## IIR
module IIR(clk, rst, Start, load, DIn, RAddr, data_done, WEN, Yn, WAddr, Finish);
	parameter n = 16;
	parameter m = 20;
	input clk, rst;
	input Start;
	input data_done;
	input [n-1:0]DIn;
	output WEN, load;
	output Finish;
	output [n-1:0]Yn;
	output [m-1:0]RAddr;
	output [m-1:0]WAddr;
	wire control_state;
	control_FSM control(
		.clk(clk), .rst(rst),
		.start(Start), .data_done(data_done), .load(load), .RAddr(RAddr), .state(control_state)
	);
	datapath dp(
		.clk(clk), .rst(rst),
		.command(control_state), .RAddr(RAddr), .DIn(DIn), .WEN(WEN), .Yn(Yn), .WAddr(WAddr), .finish(Finish)
	);
endmodule
Settings: LEC_CHECK=0, CAP_MARGIN=20, CELL_PAD_IN_SITES_GLOBAL_PLACEMENT=0, CORE_ASPECT_RATIO=1.73, CORE_MARGIN=5, CORE_UTILIZATION=61, CTS_CLUSTER_SIZE=11, GPL_TIMING_DRIVEN=1, HOLD_SLACK_MARGIN=0.15, MAX_ROUTING_LAYER=met4, PLACE_DENSITY=0.64, SLEW_MARGIN=20; clock period 21.7 ns.
run.sh (not shown) runs the stock make flow with config.mk's settings and CLKGATE_MAP_FILE=.
The first run passed the timing, design-rule and antenna checks.
Then changed:
CELL_PAD_IN_SITES_GLOBAL_PLACEMENT = default   (was 0)
CORE_ASPECT_RATIO = default   (was 1.73)
CORE_MARGIN = 2   (was 5)
CORE_UTILIZATION = 40   (was 61)
CTS_CLUSTER_SIZE = default   (was 11)
GPL_TIMING_DRIVEN = default   (was 1)
HOLD_SLACK_MARGIN = default   (was 0.15)
MAX_ROUTING_LAYER = default   (was met4)
PLACE_DENSITY = default   (was 0.64)
clock period = 15.8 ns   (was 21.7 ns; I/O delays follow)
Core utilization shrinks by 19 points.
First-iteration DRC count is higher by 27%.
Final area came out higher by 8.6%.
Die size went up by 45%.
Wire length shrinks by 2.2%.
Critical path depth went down by 2.
Worst setup slack got worse by 2600 ps.
Hold slack is better by 9.5 ps.
Final cell count is higher by 14%.
Register-to-register slack got worse by 4200 ps.
Then changed:
ABC_AREA = 1   (was default)
CORE_UTILIZATION = 71   (was 40)
CTS_CLUSTER_SIZE = 79   (was default)
PLACE_DENSITY_LB_ADDON = 0.01   (was default)
TNS_END_PERCENT = 5   (was default)
clock period = 12.3 ns   (was 15.8 ns; I/O delays follow)
Outcome: The changed run failed in global routing (5_1_grt) (GRT-0232). Synthesized cell count rose by 26%. Die size fell by 40%. Synthesized area rose by 5.6%.
Then changed:
CORE_UTILIZATION = 72   (was 71)
CTS_CLUSTER_DIAMETER = 53   (was default)
CTS_CLUSTER_SIZE = 49   (was 79)
SETUP_SLACK_MARGIN = 2.33   (was default)
TNS_END_PERCENT = default   (was 5)
clock period = 8.8 ns   (was 12.3 ns; I/O delays follow)
Outcome: Now the flow aborted during clock tree synthesis (4_1_cts), error DPL-0038; area after synthesis does not change; die area fell by 1.4%; synthesized cell count is unchanged.

========
== oak ==
IIR again, from the RTL that the note above started with.
make LEC_CHECK=0 ABC_AREA=1 CAP_MARGIN=0 CORE_ASPECT_RATIO=0.7 CORE_MARGIN=2 CORE_UTILIZATION=72 CTS_CLUSTER_SIZE=10 PLACE_DENSITY=0.38 SETUP_SLACK_MARGIN=3.25 SLEW_MARGIN=20 TNS_END_PERCENT=5 finish   # period 10.9 ns
oak did not make it past 4_1_cts, where a tool error ended it.
Here is what was changed in the inputs of pine compared with oak.
Settings: PLACE_DENSITY removed (was 0.38); SETUP_SLACK_MARGIN removed (was 3.25); TNS_END_PERCENT changed from 5 to 85; CAP_MARGIN changed from 0 to 20; CORE_ASPECT_RATIO removed (was 0.7); CTS_CLUSTER_SIZE removed (was 10); CORE_UTILIZATION changed from 72 to 40; the clock period (ns, I/O delays scaled along) changed from 10.9 to 16.0.
Looking at the reports, pine completed the entire flow and the layout it produced met the timing, design-rule and antenna checks.
Core utilization at floorplan: pine vs oak down 33 points
[compare] base=oak new=pine: die area went up 78%; total placed instance area dropped about 20%; number of cells in the yosys synthesis report did not really move.
Total cell area reported by yosys after synthesis of oak is on par with pine.
Here is what was changed in the inputs of birch compared with pine.
Settings: SETUP_SLACK_MARGIN now 0.92, previously not set; PLACE_DENSITY_LB_ADDON now 0.2, previously not set; GPL_TIMING_DRIVEN now 0, previously not set; TNS_END_PERCENT now 70, was 85; CORE_ASPECT_RATIO now 0.95, previously not set; MIN_ROUTING_LAYER now met2, previously not set; GPL_ROUTABILITY_DRIVEN now 0, previously not set; SLEW_MARGIN now 30, was 20; CELL_PAD_IN_SITES_GLOBAL_PLACEMENT now 1, previously not set.
## What came out
NOTE number of rows in the core area pine->birch decreased by a few percent
birch ended up with a higher number of non-clock buffers than pine did.
The global-route usage of birch exceeds that of pine by 14 points.
Per the comparison of birch with pine, setup clock skew after layout increased 0.0092 ns, clock insertion delay at the later pin of the skew report has increased.
[inputs] maple vs birch
Settings: a deleted CORE_ASPECT_RATIO that had been 0.95; a change of SLEW_MARGIN from 30 to 20; a deleted GPL_ROUTABILITY_DRIVEN that had been 0; an added CTS_CLUSTER_DIAMETER of 268; a deleted CELL_PAD_IN_SITES_GLOBAL_PLACEMENT that had been 1; a change of SETUP_SLACK_MARGIN from 0.92 to -1.12; a change of TNS_END_PERCENT from 70 to 75; a change of CAP_MARGIN from 20 to 5; an added HOLD_SLACK_MARGIN of 0.23; a change of PLACE_DENSITY_LB_ADDON from 0.2 to 0.03; an added MAX_ROUTING_LAYER of met4; a change of CORE_UTILIZATION from 40 to 46.
--- outcome ---
birch: full flow OK, the timing, design-rule and antenna checks passed. maple ran in full, but the layout does not pass; the checks complain about negative setup slack. Global-route wire length before repair on maple is behind birch. Delta (maple minus birch): final worst clock skew increased 0.029 ns, critical path's largest stage delay increased 0.11 ns. maple: flop-to-flop setup slack 1.10 ns below birch. maple ended up with a lower count of placed standard cells including taps than birch did. [diff] worst setup slack, maple relative to birch: regression. Reported for birch and maple, DRC violation count after routing turned out identical to the last digit. Re sum of negative setup slack: birch and maple aren't equal, and the lower value belongs to maple.

========
IIR again, from the RTL that the note above started with.
==> flow/config.mk <==
export PLATFORM = sky130hd
export DESIGN_NAME = IIR
export DESIGN_NICKNAME = IIR
export VERILOG_FILES = /design/flow/design.v
export SDC_FILE = /design/flow/constraint.sdc
export NUM_CORES = 4
export LEC_CHECK = 0
export ABC_AREA = 1
export CAP_MARGIN = 0
export CORE_ASPECT_RATIO = 0.7
export CORE_MARGIN = 2
export CORE_UTILIZATION = 72
export CTS_CLUSTER_SIZE = 10
export HOLD_SLACK_MARGIN = 0.29
export PLACE_DENSITY_LB_ADDON = 0.08
export SETUP_SLACK_MARGIN = 3.25
export SLEW_MARGIN = 20
export TNS_END_PERCENT = 5
==> flow/constraint.sdc <==
create_clock -name core_clock -period 10.9 [get_ports {clk}]
set_input_delay 2.1800 -clock core_clock [delete_from_list [all_inputs] [get_ports {clk}]]
set_output_delay 2.1800 -clock core_clock [all_outputs]
set_load 0.01 [all_outputs]
The baseline stopped in clock tree synthesis (4_1_cts).
Edit:
- ABC_AREA: 1 -> unset
- CAP_MARGIN: 0 -> 20
- CORE_ASPECT_RATIO: 0.7 -> unset
- CORE_UTILIZATION: 72 -> 27
- CTS_CLUSTER_SIZE: 10 -> unset
- HOLD_SLACK_MARGIN: 0.29 -> unset
- PLACE_DENSITY_LB_ADDON: 0.08 -> unset
- SETUP_SLACK_MARGIN: 3.25 -> unset
- TNS_END_PERCENT: 5 -> unset
- clock period: 10.9 -> 16.5 ns (I/O delays scaled with it)
=> With this change the flow completed with no timing, DRC or antenna violations; area after synthesis went down by a few percent; synthesized cell count shrinks by about a fifth; die size climbs by well over a third.
Edit:
- ABC_AREA: unset -> 1
- CORE_UTILIZATION: 27 -> 72
- CTS_CLUSTER_SIZE: unset -> 49
- PLACE_DENSITY_LB_ADDON: unset -> 0.01
- SETUP_SLACK_MARGIN: unset -> 1.6
- clock period: 16.5 -> 15.3 ns (I/O delays scaled with it)
Result: Global-route usage grows by 25 points; utilization grows by 52 points; clock-buffer cell count shrinks by 6; hold slack is worse by 0.035 ns; worst setup slack is worse by 0.22 ns.
Edit:
- CTS_CLUSTER_SIZE: 49 -> 16
- PLACE_DENSITY: unset -> 0.38
- PLACE_DENSITY_LB_ADDON: 0.01 -> unset
- SETUP_SLACK_MARGIN: 1.6 -> 0.4
- clock period: 15.3 -> 8.78 ns (I/O delays scaled with it)
What happened: The changed run never finished: it broke off in clock tree synthesis (4_1_cts) with DPL-0033; synthesized area is unchanged; die area does not change; synthesized cell count is unchanged.

========
v20:
Starting RTL as in the previous note.
==> flow/config.mk <==
export PLATFORM = sky130hd
export DESIGN_NAME = IIR
export DESIGN_NICKNAME = IIR
export VERILOG_FILES = /design/flow/design.v
export SDC_FILE = /design/flow/constraint.sdc
export NUM_CORES = 4
export LEC_CHECK = 0
export CAP_MARGIN = 15
export CELL_PAD_IN_SITES_DETAIL_PLACEMENT = 1
export CELL_PAD_IN_SITES_GLOBAL_PLACEMENT = 0
export CORE_ASPECT_RATIO = 1.4
export CORE_MARGIN = 5
export CORE_UTILIZATION = 61
export GPL_TIMING_DRIVEN = 0
export MAX_ROUTING_LAYER = met5
export PLACE_DENSITY_LB_ADDON = 0.21
export SETUP_SLACK_MARGIN = 4.67
export SLEW_MARGIN = 5
==> flow/constraint.sdc <==
create_clock -name core_clock -period 21.7 [get_ports {clk}]
set_input_delay 4.3400 -clock core_clock [delete_from_list [all_inputs] [get_ports {clk}]]
set_output_delay 4.3400 -clock core_clock [all_outputs]
set_load 0.01 [all_outputs]
v20: it failed during global routing (5_1_grt), and the tool reported GRT-0116.
## Diff of input files: v5 against v20
- GPL_TIMING_DRIVEN now 1, was 0
- CORE_ASPECT_RATIO now 1.92, was 1.4
- MAX_ROUTING_LAYER now met4, was met5
==> comparison <==
No final results exist for v5, since it was stopped by error GRT-0116 during global routing (5_1_grt).
v5 vs v20, die extent in x went down by 14%.
Per the comparison of v5 with v20, estimated wirelength of the detail-placed design fell by 440 µm, count of instances resized after the clock tree is built rose by about 1.6%, area fraction in xor and xnor cells stayed essentially flat, worst setup slack before clock tree synthesis rose by 400 ps.
Relative to v20, post-CTS setup repair buffer count has decreased by 1 in v5.
As far as count of library flops with an enable pin goes, v20 and v5 are indistinguishable; the numbers are identical.
Re routability congestion estimate from global placement: v5 and v20 aren't equal, and the higher value belongs to v5.
Floorplan-stage core utilization essentially unchanged between v5 and v20.
Compared with v20, in v5 chip height went up 54 µm; total die area held.

========
Starting RTL as in the previous note.
Design IIR, start of the top module:
module IIR(clk, rst, Start, load, DIn, RAddr, data_done, WEN, Yn, WAddr, Finish);
Settings: LEC_CHECK=0, CAP_MARGIN=15, CELL_PAD_IN_SITES_DETAIL_PLACEMENT=1, CELL_PAD_IN_SITES_GLOBAL_PLACEMENT=0, CORE_ASPECT_RATIO=1.4, CORE_MARGIN=5, CORE_UTILIZATION=61, GPL_TIMING_DRIVEN=1, MAX_ROUTING_LAYER=met5, MIN_ROUTING_LAYER=met2, PLACE_DENSITY_LB_ADDON=0.21, SETUP_SLACK_MARGIN=4.67, SLEW_MARGIN=40, TNS_END_PERCENT=85; clock period 21.7 ns.
The starting point failed in 5_1_grt on GRT-0116.
Next try:
CELL_PAD_IN_SITES_DETAIL_PLACEMENT = default   (was 1)
CELL_PAD_IN_SITES_GLOBAL_PLACEMENT = default   (was 0)
CORE_ASPECT_RATIO = default   (was 1.4)
CORE_MARGIN = 2   (was 5)
CORE_UTILIZATION = 70   (was 61)
CTS_CLUSTER_SIZE = 30   (was default)
GPL_TIMING_DRIVEN = default   (was 1)
MAX_ROUTING_LAYER = default   (was met5)
MIN_ROUTING_LAYER = default   (was met2)
PLACE_DENSITY_LB_ADDON = default   (was 0.21)
SETUP_SLACK_MARGIN = 1.71   (was 4.67)
SLEW_MARGIN = 20   (was 40)
TNS_END_PERCENT = default   (was 85)
clock period = 6.02 ns   (was 21.7 ns; I/O delays follow)
After rerunning:
- The new run aborted during 5_1_grt
- synthesized area is unchanged
- die size falls by 16%
- synthesized cell count is unchanged
Next try:
ABC_AREA = 1   (was default)
CAP_MARGIN = 20   (was 15)
CORE_UTILIZATION = 72   (was 70)
CTS_CLUSTER_SIZE = default   (was 30)
PLACE_DENSITY = 0.38   (was default)
SETUP_SLACK_MARGIN = 3.25   (was 1.71)
TNS_END_PERCENT = 5   (was default)
clock period = 10.9 ns   (was 6.02 ns; I/O delays follow)
The new run stopped in 4_1_cts (DPL-0038).
Synthesized cell count climbs by 26%.
Die size climbs by 2.6%.
Area after synthesis climbs by 5.6%.

========
IIR again, from the RTL that the note above started with.
Settings: LEC_CHECK=0, CAP_MARGIN=15, CORE_MARGIN=2, CORE_UTILIZATION=72, CTS_CLUSTER_DIAMETER=237, CTS_CLUSTER_SIZE=30, SETUP_SLACK_MARGIN=1.71, SLEW_MARGIN=5; clock period 6.02 ns.
The starting point died in 4_1_cts.
Change:
- CAP_MARGIN: 15 -> 20
- CORE_UTILIZATION: 72 -> 40
- CTS_CLUSTER_DIAMETER: 237 -> default
- CTS_CLUSTER_SIZE: 30 -> default
- SETUP_SLACK_MARGIN: 1.71 -> default
- SLEW_MARGIN: 5 -> 20
- clock period: 6.02 -> 16.0 ns (I/O delays scaled with it)
=> With this change the flow went through all stages and came out clean. Die size increases by well over a third. Area after synthesis stays the same. Synthesized cell count is unchanged.
